==> wip/amber <==
Design cpu, start of the top module:
module cpu(
	input clk,
	input reset,
	input logic [15:0] i_mem_rddata,
	input logic i_mem_wait,  
	input logic i_mem_rddatavalid,  
	output logic [15:0] o_mem_wrdata,
	output logic [15:0] o_mem_addr,
	output logic o_mem_rd,
	output logic o_mem_wr
);
	logic PC_write;
	logic Addr_sel;
	logic mem_rd;
	logic mem_wr;
	logic MDR_load;
	logic IR_load;
	logic OpA_sel;
	logic OpAB_load;
	logic [1:0] ALU_1_sel;
	logic [1:0] ALU_2_sel;
	logic [1:0] ALUop_sel;
	logic ALU_out;
	logic RF_write;
	logic Reg_in;
	logic Flag_write;
	logic RF_write_call;
	logic mov_hi;
	logic N, Z, imm;
	logic [3:0] instr;
	datapath data(
		.rst(reset),
		.clk(clk), 
		.i_mem_rddata(i_mem_rddata),
		.i_PC_write(PC_write),
		.i_Addr_sel(Addr_sel),
		.i_mem_wr(mem_wr),
		.i_MDR_load(MDR_load),
		.i_IR_load(IR_load),
		.i_OpA_sel(OpA_sel),
		.i_OpAB_load(OpAB_load),
		.i_ALU_1_sel(ALU_1_sel),
		.i_ALU_2_sel(ALU_2_sel),
		.i_ALUop_sel(ALUop_sel),
		.i_ALU_out(ALU_out),
		.i_RF_write(RF_write),
		.i_Reg_in(Reg_in),
		.i_Flag_write(Flag_write),
		.i_RF_write_call(RF_write_call),
		.i_mov_hi(mov_hi),
		.o_N(N),
		.o_Z(Z),
		.o_instr(instr),
		.o_mem_wrdata(o_mem_wrdata),
		.o_mem_addr(o_mem_addr),
		.o_mem_rd(mem_rd),
		.o_mem_wr(mem_wr),
		.o_imm(imm)
	);
	control control(
		.rst(reset),
		.clk(clk),
		.i_N(N),
		.i_Z(Z),
		.i_instr(instr),
		.i_imm(imm),
		.i_mem_wait(i_mem_wait),
		.i_mem_rddatavalid(i_mem_rddatavalid),  
		.o_PC_write(PC_write),
		.o_Addr_sel(Addr_sel),
		.o_mem_rd(o_mem_rd),
		.o_mem_wr(o_mem_wr),
		.o_MDR_load(MDR_load),
		.o_IR_load(IR_load),
		.o_OpA_sel(OpA_sel),
		.o_OpAB_load(OpAB_load),
		.o_ALU_1_sel(ALU_1_sel),
		.o_ALU_2_sel(ALU_2_sel),
		.o_ALUop_sel(ALUop_sel),
		.o_ALU_out(ALU_out),
		.o_RF_write(RF_write),
		.o_Reg_in(Reg_in),
		.o_Flag_write(Flag_write),
		.o_RF_write_call(RF_write_call),
		.o_mov_hi(mov_hi)
	);
endmodule
Settings: LEC_CHECK=0, CAP_MARGIN=20, CORE_MARGIN=2, CORE_UTILIZATION=67, CTS_CLUSTER_SIZE=17, SETUP_SLACK_MARGIN=0.42, SLEW_MARGIN=20; clock period 3.19 ns.
run.sh (not shown) runs the stock make flow with config.mk's settings and CLKGATE_MAP_FILE=.
==> inputs of wip/ember, as changes to wip/amber <==
Settings changed: ABC_AREA set to 1, CORE_UTILIZATION 67 to 70, CTS_CLUSTER_SIZE 17 to unset, SETUP_SLACK_MARGIN 0.42 to 0.81.
==> flow/constraint.sdc (replaced) <==
create_clock -name core_clock -period 4.48 [get_ports {clk}]
set_input_delay 0.8960 -clock core_clock [delete_from_list [all_inputs] [get_ports {clk}]]
set_output_delay 0.8960 -clock core_clock [all_outputs]
set_load 0.01 [all_outputs]
==> summary of the runs <==
- wip/amber produced a layout that fails on setup timing. wip/ember produced a clean layout.
- In wip/ember the critical path depth is higher than in wip/amber, by 5.
- Flip-flop count is the same in wip/amber and wip/ember.
- In wip/amber the die area is larger than in wip/ember, by 6.5%.
- Against wip/ember, the power of wip/amber is larger by 54%.
- Of wip/amber and wip/ember, wip/amber has the higher combinational power (gap about 64%, measured against wip/ember).
- Between wip/amber and wip/ember, the lower routed wire length is in wip/ember (gap 6.8%, measured against wip/ember).
- Between wip/ember and wip/amber, the lower worst setup slack is in wip/amber (gap 1.6 ns).
- In wip/amber the sequential share of layout area is lower than in wip/ember, by 3.9 points.
- Via count: wip/ember is smaller than wip/amber (1.1%).

==> exp/violet <==
Starting RTL as in the previous note.
make LEC_CHECK=0 ABC_AREA=1 CAP_MARGIN=20 CORE_MARGIN=2 CORE_UTILIZATION=71 CTS_CLUSTER_DIAMETER=248 CTS_CLUSTER_SIZE=24 PLACE_DENSITY=0.74 SETUP_SLACK_MARGIN=0.67 SLEW_MARGIN=20 finish   # period 3.95 ns
==> exp/amber (differences from exp/violet) <==
- CTS_CLUSTER_DIAMETER: 248 -> unset
- CTS_CLUSTER_SIZE: 24 -> 17
- PLACE_DENSITY: 0.74 -> 0.35
- SETUP_SLACK_MARGIN: 0.67 -> -0.11
==> flow/constraint.sdc (replaced) <==
create_clock -name core_clock -period 2.23 [get_ports {clk}]
set_input_delay 0.4460 -clock core_clock [delete_from_list [all_inputs] [get_ports {clk}]]
set_output_delay 0.4460 -clock core_clock [all_outputs]
set_load 0.01 [all_outputs]
==> exp/fjord (differences from exp/violet) <==
- CAP_MARGIN: 20 -> 0
- CORE_ASPECT_RATIO: unset -> 1.33
- CORE_UTILIZATION: 71 -> 72
- CTS_CLUSTER_DIAMETER: 248 -> 318
- CTS_CLUSTER_SIZE: 24 -> 96
- HOLD_SLACK_MARGIN: unset -> -0.07
- PLACE_DENSITY: 0.74 -> unset
- SETUP_SLACK_MARGIN: 0.67 -> unset
==> flow/constraint.sdc (replaced) <==
create_clock -name core_clock -period 2.13 [get_ports {clk}]
set_input_delay 0.4260 -clock core_clock [delete_from_list [all_inputs] [get_ports {clk}]]
set_output_delay 0.4260 -clock core_clock [all_outputs]
set_load 0.01 [all_outputs]
==> impl_results.html <==
<h2>Synthesis and place &amp; route</h2>
<table>
<tr><th>Metric</th><th>Value</th></tr>
<tr><th colspan="2">Run status</th></tr>
<tr><td>Result of the run</td><td>aborted with a tool error</td></tr>
<tr><td>Failed at</td><td>global routing (5_1_grt)</td></tr>
<tr><td>First error</td><td>[ERROR DPL-0038] Utilization greater than 100%, impossible to legalize</td></tr>
<tr><th colspan="2">Placed design</th></tr>
<tr><td>GP Congestion</td><td>between 1 and 1.5</td></tr>
<tr><td>Post-placement cell count</td><td>roughly 2000</td></tr>
<tr><td>Placed Instance Area</td><td>around 0.016 mm^2</td></tr>
<tr><th colspan="2">Die</th></tr>
<tr><td>Die X</td><td>approximately 120 um</td></tr>
<tr><td>Floorplan-stage core utilization</td><td>73.4%</td></tr>
<tr><td>Area of the core region</td><td>0.0177 mm^2</td></tr>
<tr><td>Floorplan die height</td><td>~160 um</td></tr>
<tr><th colspan="2">Clock tree</th></tr>
<tr><td>Number of buffers added by the clock tree synthesis step</td><td>6</td></tr>
</table>
The numbers above come from exp/fjord.

==> impl_results.html <==
<p>Metrics extracted from the flow reports.</p>
<table>
<tr><th>Metric</th><th>Value</th></tr>
<tr><th colspan="2">GRT</th></tr>
<tr><td>Met1 global-route usage</td><td>between 50% and 60%</td></tr>
<tr><td>Global-route wire length before repair</td><td>~60000 um</td></tr>
<tr><th colspan="2">STA</th></tr>
<tr><td>Number of endpoints failing setup at the final stage</td><td>11</td></tr>
<tr><td>Final Hold Violating Endpoints</td><td>0</td></tr>
<tr><td>Final setup margin</td><td>-0.293 ns</td></tr>
<tr><th colspan="2">Route</th></tr>
<tr><td>Per-cell routed wire length</td><td>around 22 um</td></tr>
<tr><th colspan="2">Run status</th></tr>
<tr><td>Causes of the layout check failure</td><td>setup timing</td></tr>
<tr><td>Result of the run</td><td>complete, but fails checks</td></tr>
<tr><th colspan="2">Placed design</th></tr>
<tr><td>GP Congestion</td><td>about 1.1</td></tr>
<tr><td>Placed Instance Area</td><td>approximately 0.014 mm^2</td></tr>
<tr><td>Post-placement cell count</td><td>approximately 1900</td></tr>
<tr><th colspan="2">Die</th></tr>
<tr><td>Area of the core region</td><td>between 0.015 and 0.02 mm^2</td></tr>
<tr><td>Floorplan-stage core utilization</td><td>between 70% and 80%</td></tr>
<tr><td>Floorplan die height</td><td>139 um</td></tr>
<tr><td>Die X</td><td>139 um</td></tr>
<tr><th colspan="2">Worst setup path</th></tr>
<tr><td>Critical path data arrival time</td><td>4.48 ns</td></tr>
<tr><th colspan="2">Layout</th></tr>
<tr><td>Cell class ranked first by area</td><td>flip-flops and latches</td></tr>
<tr><th colspan="2">Clock tree</th></tr>
<tr><td>Number of buffers added by the clock tree synthesis step</td><td>14</td></tr>
<tr><th colspan="2">Synth</th></tr>
<tr><td>MUX share of area</td><td>0%</td></tr>
</table>
The numbers above come from exp/violet.

==> impl_results.html <==
<h2>Synthesis and place &amp; route</h2>
<table>
<tr><th>Metric</th><th>Value</th></tr>
<tr><th colspan="2">Run status</th></tr>
<tr><td>Result of the run</td><td>aborted with a tool error</td></tr>
<tr><td>Failed at</td><td>global routing (5_1_grt)</td></tr>
<tr><td>First error</td><td>[ERROR GRT-0232] Routing congestion too high. Check the congestion heatmap in the GUI.</td></tr>
<tr><th colspan="2">Placed design</th></tr>
<tr><td>Placed Instance Area</td><td>0.0156 mm^2</td></tr>
<tr><td>Post-placement cell count</td><td>2020</td></tr>
<tr><td>GP Congestion</td><td>approximately 0.98</td></tr>
<tr><th colspan="2">Clock tree</th></tr>
<tr><td>Number of buffers added by the clock tree synthesis step</td><td>25</td></tr>
<tr><th colspan="2">Die</th></tr>
<tr><td>Die X</td><td>~140 um</td></tr>
<tr><td>Floorplan die height</td><td>~140 um</td></tr>
<tr><td>Floorplan-stage core utilization</td><td>72.2%</td></tr>
<tr><td>Area of the core region</td><td>roughly 0.018 mm^2</td></tr>
<tr><th colspan="2">Synth</th></tr>
<tr><td>Post-synth top area share</td><td>between 20 and 30%</td></tr>
</table>
The numbers above come from exp/amber.

Power figures rest on the tool's default switching activity, not on a simulated workload.
